File: flow/constraint.sdc
create_clock -name core_clock -period 5.3 [get_ports {ap_clk}]
set_input_delay 1.0600 -clock core_clock [delete_from_list [all_inputs] [get_ports {ap_clk}]]
set_output_delay 1.0600 -clock core_clock [all_outputs]
set_load 0.01 [all_outputs]
File: flow/config.mk
export PLATFORM = sky130hd
export DESIGN_NAME = calc_mvd_cost
export DESIGN_NICKNAME = calc_mvd_cost
export VERILOG_FILES = /design/flow/design.v
export SDC_FILE = /design/flow/constraint.sdc
export NUM_CORES = 4
export LEC_CHECK = 0
export ABC_AREA = 1
export CAP_MARGIN = 20
export CORE_ASPECT_RATIO = 0.5
export CORE_MARGIN = 2
export CORE_UTILIZATION = 69
export CTS_CLUSTER_DIAMETER = 364
export CTS_CLUSTER_SIZE = 96
export PLACE_DENSITY = 0.35
export SLEW_MARGIN = 20
export TNS_END_PERCENT = 10
File: flow/run.sh
#!/bin/bash
# the make line also repeats each setting of config.mk as NAME=value (left out here)
make -C /OpenROAD-flow-scripts/flow DESIGN_CONFIG=/design/flow/config.mk WORK_HOME=/design/flow/orfs CLKGATE_MAP_FILE= finish
File: flow/design.v
module calc_mvd_cost (
    input                       ap_clk,
    input                       ap_rst,
    input                       ap_start,
    input                       ap_ce,
    output logic                ap_done,
    output logic                ap_ready,
    output logic                ap_idle,
    input        [31:0]         x,
    input        [31:0]         y,
    input        [31:0]         mv_shift,
    input        [15:0]         mv_cand_0,
    input        [15:0]         mv_cand_1,
    input        [15:0]         mv_cand_2,
    input        [15:0]         mv_cand_3,
    output logic [63:0]         bitcost,
    output logic                bitcost_ap_vld,
    input        [63:0]         lambda_sqrt_integer_int64,
    input        [63:0]         lambda_sqrt_decimal_int64,
    output logic [63:0]         mvd_cost_int64,
    output logic                mvd_cost_int64_ap_vld
);
    localparam LAMBDA_DECIMAL_SHIFT_BITS = 14;
    localparam CTX_FRAC_BITS = 15;
    logic [31:0] x_shifted, y_shifted;
    logic [63:0] lambda_sqrt_integer_reg, lambda_sqrt_decimal_reg;
    logic [63:0] lambda_sqrt_integer_s2, lambda_sqrt_decimal_s2;
    logic [63:0] lambda_sqrt_integer_s3, lambda_sqrt_decimal_s3;
    logic [15:0] mv_cand_reg[4];
    logic [3:0] pipeline_valid;
    logic same_cand;
    logic [63:0] cand1_cost, cand2_cost;
    logic [63:0] selected_cost;
    logic [63:0] bitcost_s3;
    logic [63:0] cost_mult_lambda_int;
    logic [63:0] cost_mult_lambda_dec;
    logic ap_idle_r;
    logic ap_done_r;
    always_ff @(posedge ap_clk or posedge ap_rst) begin
        if (ap_rst) begin
            ap_idle_r <= 1'b1;
            ap_done_r <= 1'b0;
            x_shifted <= 32'b0;
            y_shifted <= 32'b0;
            lambda_sqrt_integer_reg <= 64'b0;
            lambda_sqrt_decimal_reg <= 64'b0;
            mv_cand_reg[0] <= 16'b0;
            mv_cand_reg[1] <= 16'b0;
            mv_cand_reg[2] <= 16'b0;
            mv_cand_reg[3] <= 16'b0;
            pipeline_valid[0] <= 1'b0;
            same_cand <= 1'b0;
            cand1_cost <= 64'b0;
            cand2_cost <= 64'b0;
            lambda_sqrt_integer_s2 <= 64'b0;
            lambda_sqrt_decimal_s2 <= 64'b0;
            pipeline_valid[1] <= 1'b0;
            selected_cost <= 0;
            lambda_sqrt_integer_s3 <= 64'b0;
            lambda_sqrt_decimal_s3 <= 64'b0;
            pipeline_valid[2] <= 1'b0;
            bitcost_s3 <= 64'b0;
            cost_mult_lambda_int <= 64'b0;
            cost_mult_lambda_dec <= 64'b0;
            pipeline_valid[3] <= 1'b0;
            bitcost <= 64'b0;
            bitcost_ap_vld <= 1'b0;
            mvd_cost_int64 <= 64'b0;
            mvd_cost_int64_ap_vld <= 1'b0;
        end
        else if (ap_ce) begin
            ap_idle_r <= ap_idle;
            ap_done_r <= ap_done;
            if (ap_start) begin
                x_shifted <= x << mv_shift;
                y_shifted <= y << mv_shift;
                lambda_sqrt_integer_reg <= lambda_sqrt_integer_int64;
                lambda_sqrt_decimal_reg <= lambda_sqrt_decimal_int64;
                mv_cand_reg[0] <= mv_cand_0;
                mv_cand_reg[1] <= mv_cand_1;
                mv_cand_reg[2] <= mv_cand_2;
                mv_cand_reg[3] <= mv_cand_3;
                pipeline_valid[0] <= 1'b1;
            end
            else begin
                pipeline_valid[0] <= 1'b0;
            end
            pipeline_valid[1] <= pipeline_valid[0];
            lambda_sqrt_integer_s2 <= lambda_sqrt_integer_reg;
            lambda_sqrt_decimal_s2 <= lambda_sqrt_decimal_reg;
                same_cand <= (mv_cand_reg[0] == mv_cand_reg[2]) && (mv_cand_reg[1] == mv_cand_reg[3]);
                cand1_cost <= get_mvd_coding_cost(
                    $signed(x_shifted) - $signed(mv_cand_reg[0]),
                    $signed(y_shifted) - $signed(mv_cand_reg[1])
                );
                cand2_cost <= get_mvd_coding_cost(
                    $signed(x_shifted) - $signed(mv_cand_reg[2]),
                    $signed(y_shifted) - $signed(mv_cand_reg[3])
                );
            pipeline_valid[2] <= pipeline_valid[1];
            lambda_sqrt_integer_s3 <= lambda_sqrt_integer_s2;
            lambda_sqrt_decimal_s3 <= lambda_sqrt_decimal_s2;
                if (same_cand) begin
                    selected_cost <= cand1_cost;
                end
                else begin
                    selected_cost <= (cand2_cost < cand1_cost) ? cand2_cost : cand1_cost;
                end
            pipeline_valid[3] <= pipeline_valid[2];
                bitcost_s3 <= selected_cost;
                cost_mult_lambda_int <= selected_cost * lambda_sqrt_integer_s3;
                cost_mult_lambda_dec <= selected_cost * lambda_sqrt_decimal_s3;
            bitcost_ap_vld <= pipeline_valid[3];
            mvd_cost_int64_ap_vld <= pipeline_valid[3];
                bitcost <= bitcost_s3;
                mvd_cost_int64 <= cost_mult_lambda_int + (cost_mult_lambda_dec >> LAMBDA_DECIMAL_SHIFT_BITS);
        end
    end
    assign ap_ready = 1'b1;
    assign ap_done  = mvd_cost_int64_ap_vld;
    always_comb begin
        ap_idle = ap_idle_r;
        if (ap_start && ap_ce) begin
            ap_idle = 0;
        end
        else if (ap_done_r && ap_ce) begin
            ap_idle = 1;
        end
    end
    function automatic logic [63:0] get_mvd_coding_cost(input logic signed [31:0] mvd_hor, input logic signed [31:0] mvd_ver);
        logic [63:0] bitcost_temp;
        logic [63:0] x_abs, y_abs;
        logic [63:0] Q;
        logic [63:0] a, b;
        bitcost_temp = 64'd4 << CTX_FRAC_BITS;
        x_abs = (mvd_hor < 0) ? -mvd_hor : mvd_hor;
        y_abs = (mvd_ver < 0) ? -mvd_ver : mvd_ver;
        Q = 64'd1 << CTX_FRAC_BITS;
        bitcost_temp += (x_abs == 1) ? Q : 64'b0;
        bitcost_temp += (y_abs == 1) ? Q : 64'b0;
        a = get_ep_ex_golomb_bitcost_withpow(x_abs);
        b = get_ep_ex_golomb_bitcost_withpow(y_abs);
        get_mvd_coding_cost = ((a + b + bitcost_temp) >> CTX_FRAC_BITS) << 34;
    endfunction
    function automatic logic [63:0] get_ep_ex_golomb_bitcost_withpow(input logic [63:0] symbol);
        if (symbol >= 32768)
            get_ep_ex_golomb_bitcost_withpow = 64'd983040;
        else if (symbol >= 16384)
            get_ep_ex_golomb_bitcost_withpow = 64'd917504;
        else if (symbol >= 8192)
            get_ep_ex_golomb_bitcost_withpow = 64'd851968;
        else if (symbol >= 4096)
            get_ep_ex_golomb_bitcost_withpow = 64'd786432;
        else if (symbol >= 2048)
            get_ep_ex_golomb_bitcost_withpow = 64'd720896;
        else if (symbol >= 1024)
            get_ep_ex_golomb_bitcost_withpow = 64'd655360;
        else if (symbol >= 512)
            get_ep_ex_golomb_bitcost_withpow = 64'd589824;
        else if (symbol >= 256)
            get_ep_ex_golomb_bitcost_withpow = 64'd524288;
        else if (symbol >= 128)
            get_ep_ex_golomb_bitcost_withpow = 64'd458752;
        else if (symbol >= 64)
            get_ep_ex_golomb_bitcost_withpow = 64'd393216;
        else if (symbol >= 32)
            get_ep_ex_golomb_bitcost_withpow = 64'd327680;
        else if (symbol >= 16)
            get_ep_ex_golomb_bitcost_withpow = 64'd262144;
        else if (symbol >= 8)
            get_ep_ex_golomb_bitcost_withpow = 64'd196608;
        else if (symbol >= 4)
            get_ep_ex_golomb_bitcost_withpow = 64'd131072;
        else if (symbol >= 2)
            get_ep_ex_golomb_bitcost_withpow = 64'd65536;
        else
            get_ep_ex_golomb_bitcost_withpow = 64'd0;
    endfunction
endmodule
==> results of run 1 <==
## repair_timing
action                     in CTS
buffers inserted               68
setup endpoints to repair      57
gates cloned                    5
pin swaps                      79
gates resized                 198
## routing by layer
layer  track usage (%)  GRT overflow
met1              77.0           175
met2              91.1           920
met4              64.5           379
met5              50.4            17
met3              59.8           160
## metrics by stage
| stage | area, um^2 | setup WS [ns] | setup TNS [ns] | hold slack (ns) |
|---|---|---|---|---|
| 2_1_floorplan | 52900 | -1.91 | -917.02 | 0.442 |
| 3_3_place_gp | 62200 | -1.79 | -51.82 | 0.453 |
| 3_5_place_dp | 62200 | -2.31 | -69.53 | 0.459 |
| 4_1_cts | 64100 | -1.77 | -58.05 | 0.524 |
==> GITHUB_STEP_SUMMARY, run 1 <==
### Yosys + OpenROAD results

| Metric | Value |
|---|---|
| Top cells by count, synth | `nand2_1, inv_1, ha_1, nor2_1, o21ai_0` |
| Asr flop ratio synth | `about 100%` |
| Global Route Usage Sum | `about three quarters` |
| YS chip area | `0.0526 mm^2` |
| Synth unique cells | `~73` |
| GP Congestion | `1.02` |
| Mux cell area share | `less than 1%` |
| Status | `did not finish` |
| AND/OR/NAND/NOR Cells, Area Fraction | `28.4%` |
| Yosys cell count | `~7700` |
| # port buffers | `about 280` |
| Top-area cell share | `21.6%` |
| Initial Utilization | `between 60% and 70%` |
| Placed Instances | `roughly 9700` |
| H-tree levels | `1` |
| Core region area | `between 0.07 and 0.08 mm^2` |
| Leading area contributor after synthesis | `dfrtp_1` |
| Root Buffer Master | `clkbuf_16` |
| Mapped Cells | `7726` |
| Syn Std Cell Area | `~0.053 mm^2` |
| Post-synth EDFFs | `0` |
| Dominant comb cell | `simple AND/OR/NAND/NOR gates` |
| Yosys top cell by instances | `nand2_1` |
| Ports | `around 430` |
| Failing step | `global routing (5_1_grt)` |
| Fa+ha+maj area frac | `between 20% and 30%` |
| Ys flops | `around 460` |
| Chip width | `approximately 400 um` |
| Compound Share, Synth | `about a tenth` |
| Die ar. | `0.0786 mm^2` |
| # rows | `between 70 and 80` |
| Die Y | `~200 um` |
| Main area contributors | `dfrtp_1, nand2_1, ha_1` |
| Post-synth seq share | `a little over a fifth` |
| Stop Error | `[ERROR GRT-0116] Global routing finished with congestion. Check the congestion regions in the DRC Viewer.` |
| # hold bufs at CTS | `0` |
| Total CTS buffers | `8` |
| XOR Share, Synth | `approximately 3.2%` |
| Synth Warn # | `2` |
| DP HPWL | `around 150 mm` |
| Clk sink count | `around 460` |
| Max Root-Sink Buffers | `3` |
| Ys flop type | `dfrtp_1` |
| Average size of a mapped cell | `approximately 6.8 um^2` |
| Grt ovf | `between 1500 and 2000` |
==> inputs of run 2 (changes only) <==
ABC_AREA = not set   (was 1)
CAP_MARGIN = 35   (was 20)
CORE_ASPECT_RATIO = not set   (was 0.5)
CORE_UTILIZATION = 72   (was 69)
CTS_CLUSTER_DIAMETER = 95   (was 364)
CTS_CLUSTER_SIZE = not set   (was 96)
PLACE_DENSITY = not set   (was 0.35)
SETUP_SLACK_MARGIN = -0.41   (was not set)
TNS_END_PERCENT = not set   (was 10)
clock period = 5.39 ns   (was 5.3 ns; I/O delays follow)
==> GITHUB_STEP_SUMMARY, run 2 <==
### Yosys + OpenROAD results

| Metric | Value |
|---|---|
| Die ar. | `0.0724 mm^2 (-7.9%)` |
| Synth Warn # | `2 (unchanged)` |
| Main area contributors | `dfrtp_1, ha_1, fa_1` |
| Clk sink count | `455 (unchanged)` |
| # port buffers | `278 (unchanged)` |
| Chip width | `269 um (-32%)` |
| Compound Share, Synth | `14.4% (+4.2 points)` |
| Status | `did not finish` |
| Total CTS buffers | `49 (+41)` |
| Grt ovf | `between 2000 and 2500` |
| Core region area | `0.0698 mm^2 (-7.4%)` |
| Dominant comb cell | `adder cells` |
| Placed Instances | `7580 (-22%)` |
| Syn Std Cell Area | `0.0506 mm^2 (-3.8%)` |
| XOR Share, Synth | `4.49% (+1.3 points)` |
| Ys flops | `455 (unchanged)` |
| Yosys cell count | `5545 (-28%)` |
| DP HPWL | `140 mm (-5.3%)` |
| # rows | `97 (+37%)` |
| Global Route Usage Sum | `roughly 95%` |
| Mux cell area share | `11.5% (+11 points)` |
| H-tree levels | `2 (+1)` |
| Placement Cell Area | `0.0621 mm^2 (-0.16%)` |
| Root Buffer Master | `clkbuf_16` |
| Leading area contributor after synthesis | `dfrtp_1` |
| Ys flop type | `dfrtp_1` |
| Pre-CTS setup slack | `-2.02 ns (+0.290 ns)` |
| Initial Utilization | `72.5% (+2.7 points)` |
| Synth unique cells | `103 (+41%)` |
| Top cells by count, synth | `ha_1, inv_1, nand2_1, dfrtp_1, mux2_2` |
| Fa+ha+maj area frac | `24.6% (+0.95 points)` |
| AND/OR/NAND/NOR Cells, Area Fraction | `15.2% (-13 points)` |
| Die Y | `269 um (+35%)` |
| GP Congestion | `0.993 (-2.7%)` |
| Post-synth seq share | `22.5% (+0.86 points)` |
| Yosys top cell by instances | `ha_1` |
| Ports | `425 (unchanged)` |
| # hold bufs at CTS | `0 (unchanged)` |
| Failing step | `global routing (5_1_grt)` |
| Top-area cell share | `22.5% (+0.86 points)` |
| Post-synth EDFFs | `0 (unchanged)` |
| Asr flop ratio synth | `100% (unchanged)` |
| Max Root-Sink Buffers | `3 (unchanged)` |
| YS chip area | `0.0506 mm^2 (-3.8%)` |
| Stop Error | `[ERROR GRT-0116] Global routing finished with congestion. Check the congestion regions in the DRC Viewer.` |
| Average size of a mapped cell | `9.12 um^2 (+34%)` |
| Mapped Cells | `5545 (-28%)` |
[run 2: repair_timing]
item	in CTS
gates cloned	4
setup buffers	112
resized	373
pin swaps	196
endpoints found under the setup margin	56
[run 2: routing by layer]
metal / GRT usage (%) / overflow
met2: 107 / 1326
met3: 85.8 / 211
met4: 100 / 666
met1: 91.1 / 144
met5: 71.7 / 18
==> inputs of run 3 (changes only) <==
CAP_MARGIN = 20   (was 35)
CORE_UTILIZATION = 10   (was 72)
CTS_CLUSTER_DIAMETER = not set   (was 95)
SETUP_SLACK_MARGIN = not set   (was -0.41)
clock period = 11.4 ns   (was 5.39 ns; I/O delays follow)
==> GITHUB_STEP_SUMMARY, run 3 <==
### Flow metrics

| Metric | Value |
|---|---|
| Status | `timing/DRC/antenna clean` |
| Final setup margin | `2.65 ns` |
| Vias per inst | `between 3 and 4` |
| Worst skew pair latency | `0.68 ns` |
| Core region area | `0.505 mm^2 (+620%)` |
| Post-route ant nets | `0` |
| Reg2reg end | `cost_mult_lambda_dec[63]$_DFFE_PP0P_` |
| Crit-path most repeated cell | `ha_1` |
| Clock share of power | `11.9%` |
| Synth unique cells | `103 (unchanged)` |
| Final Total Pwr | `13.6 mW` |
| Synth Warn # | `2 (unchanged)` |
| Storage element area | `~0.011 mm^2` |
| Worst Path Buf+Inv | `4` |
| Sequential power share | `between 10% and 20%` |
| Startpoint Class | `flip-flop` |
| First-pass GRT wire length | `approximately 240 mm` |
| Met1 usage | `8.12%` |
| R2r startpoint | `selected_cost[35]$_DFFE_PP0P_` |
| Routed wire length | `around 160 mm` |
| Final critical path time including I/O delays and setup | `approximately 9 ns` |
| Post-synth EDFFs | `0 (unchanged)` |
| Fa+ha+maj area frac | `24.6% (unchanged)` |
| Sequential power | `between 2 and 2.5 mW` |
| Switching share of power | `about 48%` |
| Dominant comb cell | `adder cells` |
| WP data required | `about 12 ns` |
| Crit. path cell count | `28` |
| R2R depth | `28` |
| Die ar. | `0.511 mm^2 (+610%)` |
| Int Pwr | `7.12 mW` |
| Routed WL per cell | `about 13 um` |
| GP Congestion | `0.851 (-14%)` |
| Maxcap violations | `0` |
| Die Y | `715 um (+170%)` |
| Chip width | `715 um (+170%)` |
| Ys flops | `455 (unchanged)` |
| Cell family with most CP delay | `adder cells` |
| Ys flop type | `dfrtp_1` |
| Max_slew headroom | `between 20% and 30%` |
| PostCTS Resize Cnt | `0 (-100%)` |
| Leading area contributor after synthesis | `dfrtp_1` |
| Root Buffer Master | `clkbuf_16` |
| MI comb area | `0.0359 mm^2` |
| Asr flop ratio synth | `100% (unchanged)` |
| Switch Pwr | `between 6 and 7 mW` |
| Crit path capture type | `flip-flop` |
| AND/OR/NAND/NOR Cells, Area Fraction | `15.2% (unchanged)` |
| Worst Setup SP | `selected_cost[35]$_DFFE_PP0P_` |
| FILL cells | `roughly 58000` |
| Via count | `~40000` |
| Worst-path clk slew | `approximately 0.070 ns` |
| Syn Std Cell Area | `0.0506 mm^2 (unchanged)` |
| Vias in the first global route | `just under 40000` |
| DR DRC count | `0` |
| DR iter-0 viols | `2513` |
| # port buffers | `278 (unchanged)` |
| Mux cell area share | `11.5% (unchanged)` |
| Post-CTS Setup Inserts | `0 (-100%)` |
| Main area contributors | `dfrtp_1, ha_1, fa_1` |
| Worst path max stage delay | `roughly 0.89 ns` |
| Ports | `425 (unchanged)` |
| Largest Pwr Group | `combinational cells` |
| H-tree levels | `2 (unchanged)` |
| Yosys top cell by instances | `ha_1` |
| Unrepaired setup endpoints after global routing | `false` |
| TritonCTS clock tree | `yes` |
| Top-area cell share | `22.5% (unchanged)` |
| Maximum clock frequency | `around 110 MHz` |
| Global Route Usage Sum | `slightly below 6%` |
| Yosys cell count | `5545 (unchanged)` |
| Worst vdd ir | `approximately 0.23 mV` |
| Setup TNS | `0 ns` |
| Compound Share, Synth | `14.4% (unchanged)` |
| GRT busiest layer | `met2` |
| GRT met3 Usage | `less than 1%` |
| Initial Utilization | `10.0% (-62 points)` |
| Initial antenna violation count | `17` |
| YS chip area | `0.0506 mm^2 (unchanged)` |
| Hold Path End | `lambda_sqrt_integer_s2[23]$_DFFE_PP0P_` |
| Pre-CTS setup slack | `2.67 ns (+4.69 ns)` |
| Tool warnings | `~110` |
| XOR Share, Synth | `4.49% (unchanged)` |
| Average size of a mapped cell | `9.12 um^2 (unchanged)` |
| Clk sink count | `455 (unchanged)` |
| Grt ovf | `0` |
| Crit path kind | `reg2reg` |
| Clock-net power | `1.62 mW` |
| # rows | `261 (+170%)` |
| # hold bufs at CTS | `0 (unchanged)` |
| Worst Setup EP | `cost_mult_lambda_dec[63]$_DFFE_PP0P_` |
| Hold Path Class | `reg2reg` |
| Mapped Cells | `5545 (unchanged)` |
| Hold Crit Depth | `1` |
| DR pass1 iterations | `6` |
| Combinational power | `~9.5 mW` |
| LEAKAGE | `between 20 and 30 nW` |
| HP Start | `lambda_sqrt_integer_reg[23]$_DFFE_PP0P_` |
| Worst Skew | `0.0415 ns` |
| Largest net degree at the start of global routing | `between 150 and 200` |
| Arrival @ worst endpoint | `~9 ns` |
| Max Root-Sink Buffers | `3 (unchanged)` |
| Slew Limit Fails | `0` |
| Final setup viols | `0` |
| Reg-to-reg slack, setup | `approximately 2.6 ns` |
| Combinational group share of total power | `roughly 70%` |
| Period utilization | `approximately three quarters` |
| Worst Tran Pin Value | `between 1 and 1.5 ns` |
| Layout area overhead | `23.7%` |
| Final hold vios | `0` |
| Slowest stage cell on the critical path | `dfrtp_2` |
| Total CTS buffers | `45 (-8.2%)` |
| Top cells by count, synth | `ha_1, inv_1, nand2_1, dfrtp_1, mux2_2` |
| DP HPWL | `127 mm (-8.9%)` |
| Met2 usage | `~10%` |
| Final net count | `about 7000` |
| Crit Path Max Fanout | `36` |
| Cell area power density | `between 200 and 250 mW/mm^2` |
| Post-synth seq share | `22.5% (unchanged)` |
==> run 3: per-stage QoR <==
stage | hold slack [ns] | std cells | cell area (um^2) | util [%]
after floorplan | 0.457 | 5621 | 50900 | -
after global routing | 0.516 | 12400 | 62500 | 12.4
final | 0.484 | 12400 | 62500 | 12.4
after CTS | 0.465 | 12400 | 62500 | 12.4
after global placement | 0.483 | 12400 | 61000 | 12.1
after detailed placement | 0.486 | 12400 | 61000 | 12.1
==> run 3: layout make-up <==
class	instances	share of cell area, %
multi-input combinational	4274	57.3
sequential	455	18.2
tap	6706	13.4
timing repair buffer	317	4.96
inverter	599	3.60
clock buffer	58	2.01
clock inverter	26	0.452
antenna	7	0.0280
==> run 3: routing by layer <==
layer | share of wire, % | vias to the layer above
li1 | - | 19600
met1 | 47 | 19800
met2 | 46 | 972
met3 | 4.8 | 159
met4 | 1.8 | 12
met5 | 0.040 | -
==> inputs of run 4 (changes only) <==
CORE_UTILIZATION = 72   (was 10)
CTS_CLUSTER_DIAMETER = 258   (was not set)
CTS_CLUSTER_SIZE = 98   (was not set)
PLACE_DENSITY = 0.39   (was not set)
TNS_END_PERCENT = 10   (was not set)
clock period = 5.38 ns   (was 11.4 ns; I/O delays follow)
==> GITHUB_STEP_SUMMARY, run 4 <==
### Yosys + OpenROAD results

| Metric | Value |
|---|---|
| Compound Share, Synth | `14.4% (unchanged)` |
| Dominant comb cell | `adder cells` |
| # rows | `97 (-63%)` |
| Main area contributors | `dfrtp_1, ha_1, fa_1` |
| Asr flop ratio synth | `100% (unchanged)` |
| Total CTS buffers | `8 (-82%)` |
| XOR Share, Synth | `4.49% (unchanged)` |
| Die ar. | `0.0724 mm^2 (-86%)` |
| Post-synth seq share | `22.5% (unchanged)` |
| Global Route Usage Sum | `80.2%` |
| AND/OR/NAND/NOR Cells, Area Fraction | `15.2% (unchanged)` |
| Initial Utilization | `72.5% (+62 points)` |
| Stop Error | `[ERROR GRT-0116] Global routing finished with congestion. Check the congestion regions in the DRC Viewer.` |
| Failing step | `global routing (5_1_grt)` |
| Max Root-Sink Buffers | `3 (unchanged)` |
| Grt ovf | `331` |
| YS chip area | `0.0506 mm^2 (unchanged)` |
| Syn Std Cell Area | `0.0506 mm^2 (unchanged)` |
| Chip width | `269 um (-62%)` |
| Synth unique cells | `103 (unchanged)` |
| Post-synth EDFFs | `0 (unchanged)` |
| Ys flop type | `dfrtp_1` |
| Fa+ha+maj area frac | `24.6% (unchanged)` |
| Core region area | `0.0698 mm^2 (-86%)` |
| # port buffers | `278 (unchanged)` |
| Ys flops | `455 (unchanged)` |
| Synth Warn # | `2 (unchanged)` |
| Yosys top cell by instances | `ha_1` |
| Leading area contributor after synthesis | `dfrtp_1` |
| Ports | `425 (unchanged)` |
| Top-area cell share | `22.5% (unchanged)` |
| Yosys cell count | `5545 (unchanged)` |
| Average size of a mapped cell | `9.12 um^2 (unchanged)` |
| DP HPWL | `138 mm (+8.2%)` |
| Die Y | `269 um (-62%)` |
| Clk sink count | `455 (unchanged)` |
| Top cells by count, synth | `ha_1, inv_1, nand2_1, dfrtp_1, mux2_2` |
| Mapped Cells | `5545 (unchanged)` |
| Root Buffer Master | `clkbuf_16` |
| Mux cell area share | `11.5% (unchanged)` |
| GP Congestion | `0.988 (+16%)` |
| H-tree levels | `1 (-1)` |
| Status | `did not finish` |
==> run 4: metal layers <==
metal  GRT overflow  global-route usage (%)
met5              2                    58.0
met4             99                    72.0
met3             47                    69.8
met2            144                    92.2
met1             39                    81.9
==> run 4: stage by stage <==
step	cell area, um^2	setup TNS, ns	cells	worst slack (ns)
after CTS	63600	-58.38	7647	-1.69
after detailed placement	61300	-74.12	7569	-2.38
after global placement	61300	-58.90	7569	-1.89
after floorplan	50900	-890.36	5621	-1.85
==> run 4: what timing repair did <==
item,4_1_cts
endpoints found under the setup margin,57
hold buffers,0
buffers inserted,68
gates resized,283
pin swaps,123
==> inputs of run 5 (changes only) <==
CORE_ASPECT_RATIO = 1.07   (was not set)
CORE_UTILIZATION = 70   (was 72)
CTS_CLUSTER_DIAMETER = 141   (was 258)
CTS_CLUSTER_SIZE = 36   (was 98)
GPL_ROUTABILITY_DRIVEN = 1   (was not set)
GPL_TIMING_DRIVEN = 1   (was not set)
HOLD_SLACK_MARGIN = -0.1   (was not set)
PLACE_DENSITY = not set   (was 0.39)
SLEW_MARGIN = 15   (was 20)
TNS_END_PERCENT = not set   (was 10)
clock period = 5.37 ns   (was 5.38 ns; I/O delays follow)
==> GITHUB_STEP_SUMMARY, run 5 <==
### Yosys + OpenROAD results

| Metric | Value |
|---|---|
| Status | `did not finish` |
| Core region area | `0.0713 mm^2 (+2.1%)` |
| Synth unique cells | `103 (unchanged)` |
| Average size of a mapped cell | `9.12 um^2 (unchanged)` |
| Top-area cell share | `22.5% (unchanged)` |
| Total CTS buffers | `17 (+9)` |
| Main area contributors | `dfrtp_1, ha_1, fa_1` |
| Initial Utilization | `71.0% (-1.5 points)` |
| # port buffers | `278 (unchanged)` |
| Chip width | `264 um (-1.9%)` |
| Yosys top cell by instances | `ha_1` |
| DP HPWL | `140 mm (+1.6%)` |
| Placement Cell Area | `0.0622 mm^2 (+1.5%)` |
| Top cells by count, synth | `ha_1, inv_1, nand2_1, dfrtp_1, mux2_2` |
| Ys flops | `455 (unchanged)` |
| Die Y | `282 um (+4.8%)` |
| # rows | `101 (+4.1%)` |
| # hold bufs at CTS | `0 (unchanged)` |
| Root Buffer Master | `clkbuf_16` |
| Die ar. | `0.0744 mm^2 (+2.8%)` |
| Yosys cell count | `5545 (unchanged)` |
| Ports | `425 (unchanged)` |
| GP Congestion | `0.983 (-0.51%)` |
| Clk sink count | `455 (unchanged)` |
| Compound Share, Synth | `14.4% (unchanged)` |
| Synth Warn # | `2 (unchanged)` |
| Post-synth EDFFs | `0 (unchanged)` |
| XOR Share, Synth | `4.49% (unchanged)` |
| Mux cell area share | `11.5% (unchanged)` |
| Grt ovf | `between 1000 and 1500` |
| Dominant comb cell | `adder cells` |
| Syn Std Cell Area | `0.0506 mm^2 (unchanged)` |
| AND/OR/NAND/NOR Cells, Area Fraction | `15.2% (unchanged)` |
| Max Root-Sink Buffers | `3 (unchanged)` |
| YS chip area | `0.0506 mm^2 (unchanged)` |
| Leading area contributor after synthesis | `dfrtp_1` |
| H-tree levels | `1 (unchanged)` |
| Global Route Usage Sum | `86.0%` |
| Pre-CTS setup slack | `-1.96 ns (+0.422 ns)` |
| Failing step | `global routing (5_1_grt)` |
| Asr flop ratio synth | `100% (unchanged)` |
| Ys flop type | `dfrtp_1` |
| Fa+ha+maj area frac | `24.6% (unchanged)` |
| Post-synth seq share | `22.5% (unchanged)` |
| Mapped Cells | `5545 (unchanged)` |
| Placed Instances | `7556 (-0.17%)` |
| Stop Error | `[ERROR GRT-0116] Global routing finished with congestion. Check the congestion regions in the DRC Viewer.` |
## run 5: timing repair
item,in CTS
resized,298
setup endpoints to repair,57
buffers inserted,92
pin swaps,126
gates cloned,7
## run 5: metal layers
layer,global-route usage [%],overflow
met1,84.5,91
met2,99.1,591
met3,75.8,117
met4,84.0,323
met5,63.2,10
==> inputs of run 6 (changes only) <==
CORE_ASPECT_RATIO = not set   (was 1.07)
CTS_CLUSTER_DIAMETER = not set   (was 141)
CTS_CLUSTER_SIZE = 51   (was 36)
GPL_ROUTABILITY_DRIVEN = not set   (was 1)
GPL_TIMING_DRIVEN = not set   (was 1)
HOLD_SLACK_MARGIN = not set   (was -0.1)
PLACE_DENSITY_LB_ADDON = 0.0   (was not set)
SETUP_SLACK_MARGIN = 1.87   (was not set)
SLEW_MARGIN = 20   (was 15)
clock period = 6.56 ns   (was 5.37 ns; I/O delays follow)
==> GITHUB_STEP_SUMMARY, run 6 <==
### Yosys + OpenROAD results

| Metric | Value |
|---|---|
| Die Y | `273 um (-3.3%)` |
| Die ar. | `0.0744 mm^2 (about the same)` |
| Post-synth EDFFs | `0 (unchanged)` |
| Pre-CTS setup slack | `-0.590 ns (+1.37 ns)` |
| Yosys cell count | `5545 (unchanged)` |
| Clk sink count | `455 (unchanged)` |
| Top-area cell share | `22.5% (unchanged)` |
| Yosys top cell by instances | `ha_1` |
| GP Congestion | `0.977 (-0.60%)` |
| # hold bufs at CTS | `0 (unchanged)` |
| H-tree levels | `2 (+1)` |
| # rows | `98 (-3.0%)` |
| YS chip area | `0.0506 mm^2 (unchanged)` |
| # port buffers | `278 (unchanged)` |
| Mapped Cells | `5545 (unchanged)` |
| Average size of a mapped cell | `9.12 um^2 (unchanged)` |
| XOR Share, Synth | `4.49% (unchanged)` |
| Asr flop ratio synth | `100% (unchanged)` |
| Max Root-Sink Buffers | `3 (unchanged)` |
| Placement Cell Area | `0.0575 mm^2 (-7.6%)` |
| Main area contributors | `dfrtp_1, ha_1, fa_1` |
| Post-synth seq share | `22.5% (unchanged)` |
| Syn Std Cell Area | `0.0506 mm^2 (unchanged)` |
| Ports | `425 (unchanged)` |
| Chip width | `273 um (+3.4%)` |
| Core region area | `0.0715 mm^2 (+0.30%)` |
| Ys flops | `455 (unchanged)` |
| AND/OR/NAND/NOR Cells, Area Fraction | `15.2% (unchanged)` |
| Ys flop type | `dfrtp_1` |
| Dominant comb cell | `adder cells` |
| Synth Warn # | `2 (unchanged)` |
| Status | `did not finish` |
| Root Buffer Master | `clkbuf_16` |
| Initial Utilization | `70.7% (-0.21 points)` |
| Failing step | `global routing (5_1_grt)` |
| Leading area contributor after synthesis | `dfrtp_1` |
| Synth unique cells | `103 (unchanged)` |
| Mux cell area share | `11.5% (unchanged)` |
| Compound Share, Synth | `14.4% (unchanged)` |
| DP HPWL | `112 mm (-20%)` |
| Top cells by count, synth | `ha_1, inv_1, nand2_1, dfrtp_1, mux2_2` |
| Total CTS buffers | `50 (+33)` |
| Fa+ha+maj area frac | `24.6% (unchanged)` |
==> run 6: what timing repair did <==
| action | in CTS |
|---|---|
| setup buffers | 57 |
| pin swaps | 113 |
| endpoints found under the setup margin | 62 |
| gates resized | 166 |
| hold endpoints to repair | 0 |
==> run 6: per-stage QoR <==
stage	TNS, ns	hold WS, ns	total power, mW	cells
2_1_floorplan	-411.63	0.457	18.6	5621
3_3_place_gp	-3.85	0.471	23.9	6916
3_5_place_dp	-6.00	0.479	25.0	6916
4_1_cts	-4.44	0.465	30.0	7062
==> inputs of run 7 (changes only) <==
CORE_UTILIZATION = 65   (was 70)
CTS_CLUSTER_SIZE = not set   (was 51)
PLACE_DENSITY = 0.36   (was not set)
PLACE_DENSITY_LB_ADDON = not set   (was 0.0)
SETUP_SLACK_MARGIN = not set   (was 1.87)
TNS_END_PERCENT = 10   (was not set)
clock period = 4.52 ns   (was 6.56 ns; I/O delays follow)
==> GITHUB_STEP_SUMMARY, run 7 <==
### Yosys + OpenROAD results

| Metric | Value |
|---|---|
| Status | `did not finish` |
| Leading area contributor after synthesis | `dfrtp_1` |
| Top-area cell share | `22.5% (unchanged)` |
| Total CTS buffers | `54 (+8.0%)` |
| Initial Utilization | `65.5% (-5.2 points)` |
| Asr flop ratio synth | `100% (unchanged)` |
| Grt ovf | `just over 100` |
| Synth unique cells | `103 (unchanged)` |
| Root Buffer Master | `clkbuf_16` |
| Clk sink count | `455 (unchanged)` |
| Max Root-Sink Buffers | `3 (unchanged)` |
| Ys flops | `455 (unchanged)` |
| Core region area | `0.0772 mm^2 (+8.0%)` |
| # rows | `102 (+4.1%)` |
| Yosys top cell by instances | `ha_1` |
| # port buffers | `278 (unchanged)` |
| Synth Warn # | `2 (unchanged)` |
| Die ar. | `0.0800 mm^2 (+7.6%)` |
| Failing step | `global routing (5_1_grt)` |
| AND/OR/NAND/NOR Cells, Area Fraction | `15.2% (unchanged)` |
| Post-synth seq share | `22.5% (unchanged)` |
| Syn Std Cell Area | `0.0506 mm^2 (unchanged)` |
| Ys flop type | `dfrtp_1` |
| YS chip area | `0.0506 mm^2 (unchanged)` |
| Global Route Usage Sum | `around three quarters` |
| Compound Share, Synth | `14.4% (unchanged)` |
| H-tree levels | `2 (unchanged)` |
| Ports | `425 (unchanged)` |
| Post-synth EDFFs | `0 (unchanged)` |
| Fa+ha+maj area frac | `24.6% (unchanged)` |
| GP Congestion | `0.988 (+1.1%)` |
| Average size of a mapped cell | `9.12 um^2 (unchanged)` |
| Die Y | `283 um (+3.7%)` |
| Main area contributors | `dfrtp_1, ha_1, fa_1` |
| Mapped Cells | `5545 (unchanged)` |
| Dominant comb cell | `adder cells` |
| Stop Error | `[ERROR GRT-0232] Routing congestion too high. Check the congestion heatmap in the GUI.` |
| Chip width | `283 um (+3.7%)` |
| Placed Instances | `7818 (+13%)` |
| # hold bufs at CTS | `0 (unchanged)` |
| Top cells by count, synth | `ha_1, inv_1, nand2_1, dfrtp_1, mux2_2` |
| DP HPWL | `125 mm (+12%)` |
| Yosys cell count | `5545 (unchanged)` |
| XOR Share, Synth | `4.49% (unchanged)` |
| Mux cell area share | `11.5% (unchanged)` |
-- run 7: metal layers --
layer  track usage, %  overflow
met5             47.1         0
met4             62.3        48
met3             62.2        10
met2             88.1        43
met1             77.0         1
-- run 7: timing repair --
action,CTS
resized,196
setup buffers,44
endpoints found under the setup margin,62
cloned,2
pin swaps,122
-- run 7: through the flow --
stage          utilization, %  area, um^2  worst slack (ns)  setup TNS, ns  total power [mW]
2_1_floorplan               -       50900             -2.54       -1250.71              24.0
3_3_place_gp             81.1       62600             -2.79        -112.23              33.9
3_5_place_dp             81.1       62600             -2.92        -119.78              35.3
4_1_cts                  85.4       66000             -2.56        -106.15              44.0
==> inputs of run 8 (changes only) <==
CAP_MARGIN = 10   (was 20)
CELL_PAD_IN_SITES_DETAIL_PLACEMENT = 2   (was not set)
CORE_ASPECT_RATIO = 0.87   (was not set)
CORE_MARGIN = 7   (was 2)
CORE_UTILIZATION = 56   (was 65)
CTS_CLUSTER_SIZE = 29   (was not set)
MIN_ROUTING_LAYER = met2   (was not set)
PLACE_DENSITY = not set   (was 0.36)
PLACE_DENSITY_LB_ADDON = 0.2   (was not set)
TNS_END_PERCENT = not set   (was 10)
clock period = 7.78 ns   (was 4.52 ns; I/O delays follow)
==> GITHUB_STEP_SUMMARY, run 8 <==
### Yosys + OpenROAD results

| Metric | Value |
|---|---|
| Post-synth seq share | `22.5% (unchanged)` |
| Average size of a mapped cell | `9.12 um^2 (unchanged)` |
| YS chip area | `0.0506 mm^2 (unchanged)` |
| Core region area | `0.0892 mm^2 (+16%)` |
| Ys flops | `455 (unchanged)` |
| GP Congestion | `0.977 (-1.1%)` |
| Post-synth EDFFs | `0 (unchanged)` |
| Synth Warn # | `2 (unchanged)` |
| Mapped Cells | `5545 (unchanged)` |
| XOR Share, Synth | `4.49% (unchanged)` |
| Yosys cell count | `5545 (unchanged)` |
| Stop Error | `[ERROR DPL-0033] detailed placement checks failed during check placement.` |
| Syn Std Cell Area | `0.0506 mm^2 (unchanged)` |
| Chip width | `336 um (+19%)` |
| Ports | `425 (unchanged)` |
| Failing step | `detailed placement (3_5_place_dp)` |
| Initial Utilization | `56.7% (-8.8 points)` |
| Compound Share, Synth | `14.4% (unchanged)` |
| Status | `did not finish` |
| Ys flop type | `dfrtp_1` |
| Leading area contributor after synthesis | `dfrtp_1` |
| Die Y | `294 um (+4.0%)` |
| Main area contributors | `dfrtp_1, ha_1, fa_1` |
| Top-area cell share | `22.5% (unchanged)` |
| Top cells by count, synth | `ha_1, inv_1, nand2_1, dfrtp_1, mux2_2` |
| Dominant comb cell | `adder cells` |
| Asr flop ratio synth | `100% (unchanged)` |
| Synth unique cells | `103 (unchanged)` |
| Yosys top cell by instances | `ha_1` |
| # rows | `102 (unchanged)` |
| Mux cell area share | `11.5% (unchanged)` |
| AND/OR/NAND/NOR Cells, Area Fraction | `15.2% (unchanged)` |
| # port buffers | `278 (unchanged)` |
| Fa+ha+maj area frac | `24.6% (unchanged)` |
| Die ar. | `0.0989 mm^2 (+24%)` |
-- run 8: through the flow --
stage / cell area (um^2) / total power [mW] / instances / worst slack, ns
after global placement: 54600 / 17.0 / 6915 / 0.106
after floorplan: 50900 / 13.9 / 5621 / 0.0698
==> inputs of run 9 (changes only) <==
ABC_AREA = 1   (was not set)
CAP_MARGIN = 15   (was 10)
CORE_ASPECT_RATIO = not set   (was 0.87)
CORE_MARGIN = 2   (was 7)
CORE_UTILIZATION = 49   (was 56)
CTS_CLUSTER_DIAMETER = 32   (was not set)
CTS_CLUSTER_SIZE = not set   (was 29)
GPL_TIMING_DRIVEN = 0   (was not set)
MIN_ROUTING_LAYER = not set   (was met2)
PLACE_DENSITY_LB_ADDON = not set   (was 0.2)
SETUP_SLACK_MARGIN = 1.19   (was not set)
SLEW_MARGIN = 15   (was 20)
TNS_END_PERCENT = 60   (was not set)
clock period = 10.7 ns   (was 7.78 ns; I/O delays follow)
==> GITHUB_STEP_SUMMARY, run 9 <==
### Yosys + OpenROAD results

| Metric | Value |
|---|---|
| Status | `did not finish` |
| Failing step | `detailed placement (3_5_place_dp)` |
| Stop Error | `[ERROR DPL-0033] detailed placement checks failed during check placement.` |
| XOR Share, Synth | `3.18% (-1.3 points)` |
| # port buffers | `274 (-1.4%)` |
| Fa+ha+maj area frac | `23.7% (-0.95 points)` |
| Yosys cell count | `7726 (+39%)` |
| Average size of a mapped cell | `6.81 um^2 (-25%)` |
| Ports | `425 (unchanged)` |
| Mapped Cells | `7726 (+39%)` |
| Dominant comb cell | `simple AND/OR/NAND/NOR gates` |
| Die ar. | `0.110 mm^2 (+11%)` |
| # rows | `120 (+18%)` |
| Asr flop ratio synth | `100% (unchanged)` |
| Syn Std Cell Area | `0.0526 mm^2 (+4.0%)` |
| Leading area contributor after synthesis | `dfrtp_1` |
| Post-synth EDFFs | `0 (unchanged)` |
| Main area contributors | `dfrtp_1, nand2_1, ha_1` |
| Chip width | `332 um (-1.4%)` |
| Yosys top cell by instances | `nand2_1` |
| Top cells by count, synth | `nand2_1, inv_1, ha_1, nor2_1, o21ai_0` |
| GP Congestion | `1.00 (+2.7%)` |
| Compound Share, Synth | `10.2% (-4.2 points)` |
| AND/OR/NAND/NOR Cells, Area Fraction | `28.4% (+13 points)` |
| Synth unique cells | `73 (-29%)` |
| Mux cell area share | `0.152% (-11 points)` |
| YS chip area | `0.0526 mm^2 (+4.0%)` |
| Ys flops | `455 (unchanged)` |
| Core region area | `0.107 mm^2 (+20%)` |
| Die Y | `332 um (+13%)` |
| Top-area cell share | `21.6% (-0.86 points)` |
| Synth Warn # | `2 (unchanged)` |
| Initial Utilization | `49.3% (-7.4 points)` |
| Ys flop type | `dfrtp_1` |
| Post-synth seq share | `21.7% (-0.86 points)` |
[run 9: per-stage QoR]
step              setup WS, ns  area [um^2]  power, mW  hold slack [ns]
global placement        -0.822        57400       7.37            0.455
floorplan                 2.41        52900       5.88            0.442
==> inputs of run 10 (changes only) <==
ABC_AREA = not set   (was 1)
CAP_MARGIN = 20   (was 15)
CELL_PAD_IN_SITES_DETAIL_PLACEMENT = not set   (was 2)
CORE_ASPECT_RATIO = 1.14   (was not set)
CORE_UTILIZATION = 63   (was 49)
CTS_CLUSTER_SIZE = 36   (was not set)
GPL_ROUTABILITY_DRIVEN = 1   (was not set)
GPL_TIMING_DRIVEN = 1   (was 0)
HOLD_SLACK_MARGIN = -0.1   (was not set)
PLACE_DENSITY = 0.71   (was not set)
SETUP_SLACK_MARGIN = 0.76   (was 1.19)
TNS_END_PERCENT = 40   (was 60)
clock period = 4.58 ns   (was 10.7 ns; I/O delays follow)
==> GITHUB_STEP_SUMMARY, run 10 <==
### Yosys + OpenROAD results

| Metric | Value |
|---|---|
| Status | `did not finish` |
| Failing step | `global routing (5_1_grt)` |
| Stop Error | `[ERROR GRT-0232] Routing congestion too high. Check the congestion heatmap in the GUI.` |
| Max Root-Sink Buffers | `3` |
| Grt ovf | `between 400 and 500` |
| Asr flop ratio synth | `100% (unchanged)` |
| Top cells by count, synth | `ha_1, inv_1, nand2_1, dfrtp_1, mux2_2` |
| Placed Instances | `about 8000` |
| Die Y | `307 um (-7.6%)` |
| YS chip area | `0.0506 mm^2 (-3.8%)` |
| Synth Warn # | `2 (unchanged)` |
| DP HPWL | `between 100 and 150 mm` |
| Core region area | `0.0793 mm^2 (-26%)` |
| Post-synth seq share | `22.5% (+0.86 points)` |
| # port buffers | `278 (+1.5%)` |
| Main area contributors | `dfrtp_1, ha_1, fa_1` |
| Clk sink count | `~460` |
| Mux cell area share | `11.5% (+11 points)` |
| Ys flops | `455 (unchanged)` |
| Post-synth EDFFs | `0 (unchanged)` |
| H-tree levels | `3` |
| GP Congestion | `0.971 (-3.3%)` |
| Total CTS buffers | `85` |
| Global Route Usage Sum | `82.0%` |
| Root Buffer Master | `clkbuf_16` |
| AND/OR/NAND/NOR Cells, Area Fraction | `15.2% (-13 points)` |
| Yosys top cell by instances | `ha_1` |
| Initial Utilization | `63.8% (+15 points)` |
| Compound Share, Synth | `14.4% (+4.2 points)` |
| Ports | `425 (unchanged)` |
| # rows | `110 (-8.3%)` |
| Ys flop type | `dfrtp_1` |
| Fa+ha+maj area frac | `24.6% (+0.95 points)` |
| Yosys cell count | `5545 (-28%)` |
| Average size of a mapped cell | `9.12 um^2 (+34%)` |
| Top-area cell share | `22.5% (+0.86 points)` |
| Leading area contributor after synthesis | `dfrtp_1` |
| Mapped Cells | `5545 (-28%)` |
| Chip width | `269 um (-19%)` |
| XOR Share, Synth | `4.49% (+1.3 points)` |
| Die ar. | `0.0826 mm^2 (-25%)` |
| Dominant comb cell | `adder cells` |
| Syn Std Cell Area | `0.0506 mm^2 (-3.8%)` |
| Synth unique cells | `103 (+41%)` |
run 10: routing by layer:
metal  global-route usage [%]  GRT overflow
met5                     53.2             7
met1                     83.2            32
met2                     94.4           224
met4                     75.1           160
met3                     72.3            38
run 10: repair_timing:
item	in CTS
hold buffers	0
setup endpoints to repair	78
setup buffers	81
cloned	1
resized	497
pin swaps	266
run 10: per-stage QoR:
step                worst slack [ns]  instance area [um^2]
CTS                            -2.31                 69200
detailed placement             -2.79                 62700
floorplan                      -2.49                 50900
global placement               -2.67                 62700
==> inputs of run 11 (changes only) <==
CORE_ASPECT_RATIO = not set   (was 1.14)
CORE_UTILIZATION = 14   (was 63)
CTS_CLUSTER_DIAMETER = not set   (was 32)
CTS_CLUSTER_SIZE = not set   (was 36)
GPL_ROUTABILITY_DRIVEN = not set   (was 1)
GPL_TIMING_DRIVEN = not set   (was 1)
HOLD_SLACK_MARGIN = not set   (was -0.1)
PLACE_DENSITY = not set   (was 0.71)
SETUP_SLACK_MARGIN = not set   (was 0.76)
SLEW_MARGIN = 20   (was 15)
TNS_END_PERCENT = not set   (was 40)
clock period = 14.3 ns   (was 4.58 ns; I/O delays follow)
==> GITHUB_STEP_SUMMARY, run 11 <==
### Flow metrics

| Metric | Value |
|---|---|
| Tool warnings | `around 110` |
| Final Total Pwr | `about 11 mW` |
| Period utilization | `approximately three fifths` |
| Sequential power share | `between 10% and 20%` |
| R2r startpoint | `selected_cost[35]$_DFFE_PP0P_` |
| Cell family with most CP delay | `adder cells` |
| Maximum clock frequency | `117 MHz` |
| Hold Path Class | `reg2reg` |
| Clk sink count | `455 (unchanged)` |
| Synth unique cells | `103 (unchanged)` |
| Top-area cell share | `22.5% (unchanged)` |
| Post-synth seq share | `22.5% (unchanged)` |
| Reg-to-reg slack, setup | `roughly 5.7 ns` |
| HP Start | `lambda_sqrt_integer_reg[7]$_DFFE_PP0P_` |
| Worst vdd ir | `0.154 mV` |
| Pre-CTS setup slack | `5.66 ns (+8.45 ns)` |
| Worst Skew | `between 0.03 and 0.04 ns` |
| Worst Tran Pin Value | `between 1 and 1.5 ns` |
| WP data required | `between 10 and 15 ns` |
| Max Root-Sink Buffers | `3 (unchanged)` |
| Ys flop type | `dfrtp_1` |
| Fa+ha+maj area frac | `24.6% (unchanged)` |
| Worst Setup SP | `selected_cost[35]$_DFFE_PP0P_` |
| Layout area overhead | `20.0%` |
| Switch Pwr | `5.10 mW` |
| Initial antenna violation count | `16` |
| First-pass GRT wire length | `approximately 230 mm` |
| Final net count | `approximately 6900` |
| Global Route Usage Sum | `~8.2%` |
| Cell area power density | `181 mW/mm^2` |
| Arrival @ worst endpoint | `9.09 ns` |
| Initial Utilization | `14.1% (-50 points)` |
| Routed WL per cell | `around 14 um` |
| AND/OR/NAND/NOR Cells, Area Fraction | `15.2% (unchanged)` |
| Worst skew pair latency | `0.67 ns` |
| Mux cell area share | `11.5% (unchanged)` |
| Crit. path cell count | `28` |
| Ports | `425 (unchanged)` |
| Final hold vios | `0` |
| Largest net degree at the start of global routing | `155` |
| Root Buffer Master | `clkbuf_16` |
| Mapped Cells | `5545 (unchanged)` |
| Switching share of power | `46.4%` |
| Finished Core Util | `around 17%` |
| Leading area contributor after synthesis | `dfrtp_1` |
| DP HPWL | `124 mm (+1.8%)` |
| Crit Path Max Fanout | `36` |
| Final critical path time including I/O delays and setup | `8.58 ns` |
| Asr flop ratio synth | `100% (unchanged)` |
| Post-route ant nets | `0` |
| Sequential power | `around 1.9 mW` |
| Worst-path clk slew | `approximately 0.060 ns` |
| Vias per inst | `about 3.8` |
| Dominant comb cell | `adder cells` |
| Maxcap violations | `0` |
| R2R depth | `28` |
| Top cells by count, synth | `ha_1, inv_1, nand2_1, dfrtp_1, mux2_2` |
| DR pass1 iterations | `6` |
| Routed wire length | `between 150 and 200 mm` |
| Post-synth EDFFs | `0 (unchanged)` |
| Startpoint Class | `flip-flop` |
| Compound Share, Synth | `14.4% (unchanged)` |
| # rows | `220 (+100%)` |
| Synth Warn # | `2 (unchanged)` |
| # hold bufs at CTS | `0 (unchanged)` |
| Combinational group share of total power | `approximately two thirds` |
| Reg2reg end | `cost_mult_lambda_dec[63]$_DFFE_PP0P_` |
| Core region area | `0.359 mm^2 (+350%)` |
| Int Pwr | `approximately 5.9 mW` |
| TritonCTS clock tree | `yes` |
| Worst Setup EP | `cost_mult_lambda_dec[63]$_DFFE_PP0P_` |
| Chip width | `605 um (+120%)` |
| YS chip area | `0.0506 mm^2 (unchanged)` |
| Final Non-Filler Cells | `between 10000 and 15000` |
| Hold Path End | `lambda_sqrt_integer_s2[7]$_DFFE_PP0P_` |
| Post-CTS Setup Inserts | `0 (-100%)` |
| Placement Cell Area | `0.0586 mm^2 (-6.4%)` |
| Hold Crit Depth | `1` |
| PostCTS Resize Cnt | `0 (-100%)` |
| Worst path max stage delay | `0.74 ns` |
| Yosys cell count | `5545 (unchanged)` |
| Unrepaired setup endpoints after global routing | `false` |
| XOR Share, Synth | `4.49% (unchanged)` |
| Setup TNS | `0 ns` |
| Die ar. | `0.366 mm^2 (+340%)` |
| LEAKAGE | `around 26 nW` |
| Die Y | `605 um (+97%)` |
| Final setup margin | `approximately 5.7 ns` |
| Yosys top cell by instances | `ha_1` |
| Grt ovf | `0` |
| GP Congestion | `0.865 (-11%)` |
| Syn Std Cell Area | `0.0506 mm^2 (unchanged)` |
| FILL cells | `roughly 40000` |
| Final setup viols | `0` |
| H-tree levels | `2 (-1)` |
| Fin Hold WS | `slightly below 0.5 ns` |
| Main area contributors | `dfrtp_1, ha_1, fa_1` |
| # port buffers | `278 (unchanged)` |
| Crit-path most repeated cell | `ha_1` |
| Clock-net power | `1.55 mW` |
| Worst Path Buf+Inv | `4` |
| Clock share of power | `roughly 14%` |
| Ys flops | `455 (unchanged)` |
| Slew Limit Fails | `0` |
| Crit path capture type | `flip-flop` |
| Fin area | `0.0607 mm^2` |
| DR iter-0 viols | `roughly 2700` |
| Largest Pwr Group | `combinational cells` |
| Slowest stage cell on the critical path | `dfrtp_2` |
| Via count | `between 40000 and 50000` |
| Max_slew headroom | `approximately a quarter` |
| Combinational power | `7.51 mW` |
| Crit path kind | `reg2reg` |
| Placed Instances | `10400 (+33%)` |
| Vias in the first global route | `between 30000 and 40000` |
| Average size of a mapped cell | `9.12 um^2 (unchanged)` |
| Total CTS buffers | `58 (-32%)` |
| Status | `timing/DRC/antenna clean` |
| DR DRC count | `0` |
-- run 11: final cells by class --
class                      instances  area, um^2  share of cell area (%)
antenna                            6        15.0                  0.0247
clock buffer                      72        1590                    2.61
clock inverter                    38         442                   0.728
inverter                         599        2250                    3.71
multi-input combinational       4274       35900                    59.1
sequential                       455       11400                    18.8
tap                             4773        5970                    9.84
timing repair buffer             327        3180                    5.24
-- run 11: routing by layer --
| metal | part of all wire (%) | GRT usage [%] |
|---|---|---|
| met1 | 45 | 10.7 |
| met2 | 48 | 13.9 |
| met3 | 4.3 | 1.14 |
| met4 | 2.8 | 2.21 |
| met5 | 0.039 | 0 |
==> inputs of run 12 (changes only) <==
ABC_AREA = 1   (was not set)
CELL_PAD_IN_SITES_DETAIL_PLACEMENT = 2   (was not set)
CORE_ASPECT_RATIO = 0.97   (was not set)
CORE_UTILIZATION = 40   (was 14)
GPL_ROUTABILITY_DRIVEN = 0   (was not set)
SLEW_MARGIN = 10   (was 20)
clock period = 9.0 ns   (was 14.3 ns; I/O delays follow)
==> GITHUB_STEP_SUMMARY, run 12 <==
### Yosys + OpenROAD results

| Metric | Value |
|---|---|
| DP HPWL | `276 mm (+120%)` |
| Root Buffer Master | `clkbuf_16` |
| Failing step | `global routing (5_1_grt)` |
| Top-area cell share | `21.6% (-0.86 points)` |
| Main area contributors | `dfrtp_1, nand2_1, ha_1` |
| Ports | `425 (unchanged)` |
| Compound Share, Synth | `10.2% (-4.2 points)` |
| Initial Utilization | `40.2% (+26 points)` |
| Synth Warn # | `2 (unchanged)` |
| # rows | `131 (-40%)` |
| # hold bufs at CTS | `0 (unchanged)` |
| Ys flops | `455 (unchanged)` |
| Total CTS buffers | `56 (-3.4%)` |
| Core region area | `0.131 mm^2 (-64%)` |
| Global Route Usage Sum | `between 80% and 90%` |
| Mapped Cells | `7726 (+39%)` |
| Ys flop type | `dfrtp_1` |
| Asr flop ratio synth | `100% (unchanged)` |
| Yosys top cell by instances | `nand2_1` |
| Dominant comb cell | `simple AND/OR/NAND/NOR gates` |
| Placed Instances | `9495 (-8.9%)` |
| Post-synth seq share | `21.7% (-0.86 points)` |
| Top cells by count, synth | `nand2_1, inv_1, ha_1, nor2_1, o21ai_0` |
| Placement Cell Area | `0.0564 mm^2 (-3.9%)` |
| Chip width | `372 um (-38%)` |
| YS chip area | `0.0526 mm^2 (+4.0%)` |
| Post-synth EDFFs | `0 (unchanged)` |
| Average size of a mapped cell | `6.81 um^2 (-25%)` |
| AND/OR/NAND/NOR Cells, Area Fraction | `28.4% (+13 points)` |
| Fa+ha+maj area frac | `23.7% (-0.95 points)` |
| Yosys cell count | `7726 (+39%)` |
| Clk sink count | `455 (unchanged)` |
| Status | `did not finish` |
| H-tree levels | `2 (unchanged)` |
| Mux cell area share | `0.152% (-11 points)` |
| Max Root-Sink Buffers | `3 (unchanged)` |
| Die Y | `361 um (-40%)` |
| Synth unique cells | `73 (-29%)` |
| Die ar. | `0.134 mm^2 (-63%)` |
| Grt ovf | `~8300` |
| Pre-CTS setup slack | `0.111 ns (-5.55 ns)` |
| Syn Std Cell Area | `0.0526 mm^2 (+4.0%)` |
| Stop Error | `[ERROR GRT-0116] Global routing finished with congestion. Check the congestion regions in the DRC Viewer.` |
| Leading area contributor after synthesis | `dfrtp_1` |
| # port buffers | `278 (unchanged)` |
| XOR Share, Synth | `3.18% (-1.3 points)` |
[run 12: metrics by stage]
stage          hold WS, ns  util, %
2_1_floorplan        0.442        -
3_5_place_dp         0.461     43.1
4_1_cts              0.478     44.6
3_3_place_gp         0.454     43.1
[run 12: routing by layer]
layer  GRT overflow  GRT usage, %
met5            162          58.3
met4           1093          79.6
met3           1611          76.4
met2           2845          97.3
met1           2610          85.1
[run 12: what timing repair did]
action,CTS
buffers inserted,0
hold endpoints to repair,0
gates resized,5
setup endpoints to repair,7
==> inputs of run 13 (changes only) <==
ABC_AREA = not set   (was 1)
CELL_PAD_IN_SITES_DETAIL_PLACEMENT = not set   (was 2)
CORE_ASPECT_RATIO = 1.04   (was 0.97)
CORE_UTILIZATION = 69   (was 40)
CTS_CLUSTER_DIAMETER = 32   (was not set)
CTS_CLUSTER_SIZE = 36   (was not set)
GPL_ROUTABILITY_DRIVEN = 1   (was 0)
GPL_TIMING_DRIVEN = 1   (was not set)
HOLD_SLACK_MARGIN = -0.1   (was not set)
PLACE_DENSITY = 0.71   (was not set)
SETUP_SLACK_MARGIN = -0.46   (was not set)
SLEW_MARGIN = 15   (was 10)
clock period = 6.88 ns   (was 9.0 ns; I/O delays follow)
==> GITHUB_STEP_SUMMARY, run 13 <==
### Yosys + OpenROAD results

| Metric | Value |
|---|---|
| Status | `did not finish` |
| Failing step | `global routing (5_1_grt)` |
| H-tree levels | `3 (+1)` |
| Syn Std Cell Area | `0.0506 mm^2 (-3.8%)` |
| Ys flop type | `dfrtp_1` |
| Post-synth EDFFs | `0 (unchanged)` |
| Synth Warn # | `2 (unchanged)` |
| Die Y | `280 um (-22%)` |
| Initial Utilization | `69.5% (+29 points)` |
| Top cells by count, synth | `ha_1, inv_1, nand2_1, dfrtp_1, mux2_2` |
| Clk sink count | `455 (unchanged)` |
| Max Root-Sink Buffers | `3 (unchanged)` |
| Average size of a mapped cell | `9.12 um^2 (+34%)` |
| GP Congestion | `around 0.99` |
| # rows | `101 (-23%)` |
| Compound Share, Synth | `14.4% (+4.2 points)` |
| Root Buffer Master | `clkbuf_16` |
| Chip width | `269 um (-28%)` |
| Mapped Cells | `5545 (-28%)` |
| Core region area | `0.0728 mm^2 (-44%)` |
| Yosys top cell by instances | `ha_1` |
| YS chip area | `0.0506 mm^2 (-3.8%)` |
| Post-synth seq share | `22.5% (+0.86 points)` |
| Fa+ha+maj area frac | `24.6% (+0.95 points)` |
| Yosys cell count | `5545 (-28%)` |
| Top-area cell share | `22.5% (+0.86 points)` |
| # port buffers | `278 (unchanged)` |
| Asr flop ratio synth | `100% (unchanged)` |
| Ports | `425 (unchanged)` |
| XOR Share, Synth | `4.49% (+1.3 points)` |
| Mux cell area share | `11.5% (+11 points)` |
| Ys flops | `455 (unchanged)` |
| AND/OR/NAND/NOR Cells, Area Fraction | `15.2% (-13 points)` |
| Die ar. | `0.0755 mm^2 (-44%)` |
| Synth unique cells | `103 (+41%)` |
| Dominant comb cell | `adder cells` |
| Total CTS buffers | `95 (+70%)` |
| Main area contributors | `dfrtp_1, ha_1, fa_1` |
| Leading area contributor after synthesis | `dfrtp_1` |
| DP HPWL | `111 mm (-60%)` |
==> run 13: timing repair <==
action,CTS
hold buffers,0
gates resized,35
cloned,2
endpoints found under the setup margin,10
pin swaps,21
setup buffers,23
==> run 13: stage by stage <==
step | area, um^2 | std cells | util, % | hold slack, ns | setup WS [ns]
after detailed placement | 56100 | 6916 | 77.0 | 0.479 | -0.652
after floorplan | 50900 | 5621 | - | 0.457 | -0.650
after global placement | 56100 | 6916 | 77.0 | 0.472 | -0.499
after CTS | 59800 | 7106 | 82.2 | 0.491 | -0.449
==> inputs of run 14 (changes only) <==
CELL_PAD_IN_SITES_GLOBAL_PLACEMENT = 0   (was not set)
CORE_ASPECT_RATIO = 0.68   (was 1.04)
CORE_MARGIN = 8   (was 2)
CORE_UTILIZATION = 42   (was 69)
CTS_CLUSTER_DIAMETER = not set   (was 32)
CTS_CLUSTER_SIZE = not set   (was 36)
GPL_ROUTABILITY_DRIVEN = not set   (was 1)
GPL_TIMING_DRIVEN = 0   (was 1)
HOLD_SLACK_MARGIN = not set   (was -0.1)
MAX_ROUTING_LAYER = met5   (was not set)
PLACE_DENSITY = not set   (was 0.71)
PLACE_DENSITY_LB_ADDON = 0.14   (was not set)
SETUP_SLACK_MARGIN = not set   (was -0.46)
SLEW_MARGIN = 20   (was 15)
clock period = 7.79 ns   (was 6.88 ns; I/O delays follow)
==> GITHUB_STEP_SUMMARY, run 14 <==
### Flow metrics

| Metric | Value |
|---|---|
| First-pass GRT wire length | `256 mm` |
| Reg-to-reg slack, setup | `approximately 0.28 ns` |
| MI comb area | `around 0.036 mm^2` |
| Cell area power density | `359 mW/mm^2` |
| # hold bufs at CTS | `0 (unchanged)` |
| Combinational power | `~15 mW` |
| WP data required | `8.31 ns` |
| Mux cell area share | `11.5% (unchanged)` |
| Core region area | `0.120 mm^2 (+65%)` |
| Asr flop ratio synth | `100% (unchanged)` |
| Ys flop type | `dfrtp_1` |
| Total CTS buffers | `50 (-47%)` |
| Clock share of power | `between 10 and 15%` |
| R2R depth | `30` |
| Vias in the first global route | `about 42000` |
| Synth Warn # | `2 (unchanged)` |
| Routed WL per cell | `approximately 22 um` |
| Syn Std Cell Area | `0.0506 mm^2 (unchanged)` |
| Slew Limit Fails | `0` |
| Cell family with most CP delay | `adder cells` |
| Slowest stage cell on the critical path | `fa_1` |
| DR DRC count | `0` |
| HP Start | `cost_mult_lambda_dec[51]$_DFFE_PP0P_` |
| Final hold vios | `0` |
| Die Y | `302 um (+7.9%)` |
| Sequential power | `3.55 mW` |
| Maxcap violations | `0` |
| Root Buffer Master | `clkbuf_16` |
| YS chip area | `0.0506 mm^2 (unchanged)` |
| Worst-path clk slew | `approximately 0.060 ns` |
| Switch Pwr | `9.92 mW` |
| Finished Core Util | `49.0%` |
| Crit path kind | `reg2reg` |
| Global Route Usage Sum | `between 20% and 30%` |
| Max_slew headroom | `approximately a quarter` |
| Initial antenna violation count | `11` |
| LEAKAGE | `about 27 nW` |
| Yosys cell count | `5545 (unchanged)` |
| Maximum clock frequency | `~130 MHz` |
| Int Pwr | `about 11 mW` |
| Average size of a mapped cell | `9.12 um^2 (unchanged)` |
| Crit. path cell count | `30` |
| R2r startpoint | `selected_cost[40]$_DFFE_PP0P_` |
| Main area contributors | `dfrtp_1, ha_1, fa_1` |
| Worst Tran Pin Value | `approximately 1.1 ns` |
| Yosys top cell by instances | `ha_1` |
| Tool warnings | `roughly 100` |
| Storage element area | `about 0.011 mm^2` |
| Hold Path Class | `reg2reg` |
| Hold Path End | `cost_mult_lambda_dec[51]$_DFFE_PP0P_` |
| TritonCTS clock tree | `yes` |
| Chip width | `437 um (+62%)` |
| Compound Share, Synth | `14.4% (unchanged)` |
| Post-synth EDFFs | `0 (unchanged)` |
| Combinational group share of total power | `a little under three quarters` |
| Worst Setup SP | `selected_cost[40]$_DFFE_PP0P_` |
| Final Total Pwr | `between 20 and 25 mW` |
| Worst vdd ir | `0.320 mV` |
| GP Congestion | `0.946 (-4.1%)` |
| Fa+ha+maj area frac | `24.6% (unchanged)` |
| H-tree levels | `2 (-1)` |
| Top cells by count, synth | `ha_1, inv_1, nand2_1, dfrtp_1, mux2_2` |
| Dominant comb cell | `adder cells` |
| Leading area contributor after synthesis | `dfrtp_1` |
| Routed wire length | `166 mm` |
| Setup TNS | `0 ns` |
| Ys flops | `455 (unchanged)` |
| Worst path max stage delay | `between 0.5 and 0.6 ns` |
| Worst Skew | `between 0.02 and 0.03 ns` |
| Crit path capture type | `flip-flop` |
| Initial Utilization | `42.1% (-27 points)` |
| Max Root-Sink Buffers | `3 (unchanged)` |
| Via count | `42800` |
| DR iter-0 viols | `between 3000 and 4000` |
| Grt ovf | `0` |
| Crit Path Max Fanout | `10` |
| # port buffers | `273 (-1.8%)` |
| Sequential power share | `16.8%` |
| Die ar. | `0.132 mm^2 (+75%)` |
| Vias per inst | `about 5.6` |
| Final setup margin | `around 0.28 ns` |
| Placement Cell Area | `0.0561 mm^2 (about the same)` |
| Reg2reg end | `cost_mult_lambda_int[62]$_DFFE_PP0P_` |
| Arrival @ worst endpoint | `8.04 ns` |
| Ports | `425 (unchanged)` |
| Final critical path time including I/O delays and setup | `between 7 and 8 ns` |
| Mapped Cells | `5545 (unchanged)` |
| Worst skew pair latency | `between 0.6 and 0.7 ns` |
| Hold Crit Depth | `2` |
| FILL cells | `between 10000 and 15000` |
| Post-synth seq share | `22.5% (unchanged)` |
| Synth unique cells | `103 (unchanged)` |
| Top-area cell share | `22.5% (unchanged)` |
| Largest net degree at the start of global routing | `34` |
| Switching share of power | `a little under half` |
| Post-route ant nets | `0` |
| Clk sink count | `455 (unchanged)` |
| Final setup viols | `0` |
| # rows | `105 (+4.0%)` |
| Largest Pwr Group | `combinational cells` |
| Worst Path Buf+Inv | `7` |
| AND/OR/NAND/NOR Cells, Area Fraction | `15.2% (unchanged)` |
| Period utilization | `between 90% and 100%` |
| Fin area | `just under 0.06 mm^2` |
| Worst Setup EP | `cost_mult_lambda_int[62]$_DFFE_PP0P_` |
| Pre-CTS setup slack | `-1.75 ns (-1.10 ns)` |
| Startpoint Class | `flip-flop` |
| Clock-net power | `between 2 and 3 mW` |
| Layout area overhead | `16.2%` |
| DP HPWL | `137 mm (+24%)` |
| XOR Share, Synth | `4.49% (unchanged)` |
| DR pass1 iterations | `6` |
| Status | `timing/DRC/antenna clean` |
| Final net count | `7135` |
[run 14: area by class of cell]
class	count	area share, %
clock inverter	25	0.573
antenna	4	0.0170
timing repair buffer	323	5.78
buffer	286	2.78
inverter	599	3.84
sequential	455	19.4
tap	1605	3.42
clock buffer	66	2.40
multi-input combinational	4274	61.8
[run 14: timing repair]
item / 4_1_cts / 5_1_grt
pin swaps: 6 / 32
buffers inserted: 3 / 25
gates cloned: 0 / 1
endpoints found under the setup margin: 37 / 19
resized: 88 / 125
[run 14: through the flow]
stage                     hold WS (ns)  instances
after global routing             0.509       7633
final                            0.491       7637
after global placement           0.475       7499
after CTS                        0.486       7610
after detailed placement         0.481       7520
after floorplan                  0.457       5621
[run 14: layer usage]
metal	vias to the layer above	routed length (um)	GRT usage [%]
met1	21000	84400	38.6
met5	-	54	0
met4	8	2650	4.01
met2	1343	65100	34.4
met3	167	14200	5.85
li1	20200	-	-
Power is estimated from default activity; no workload was simulated.
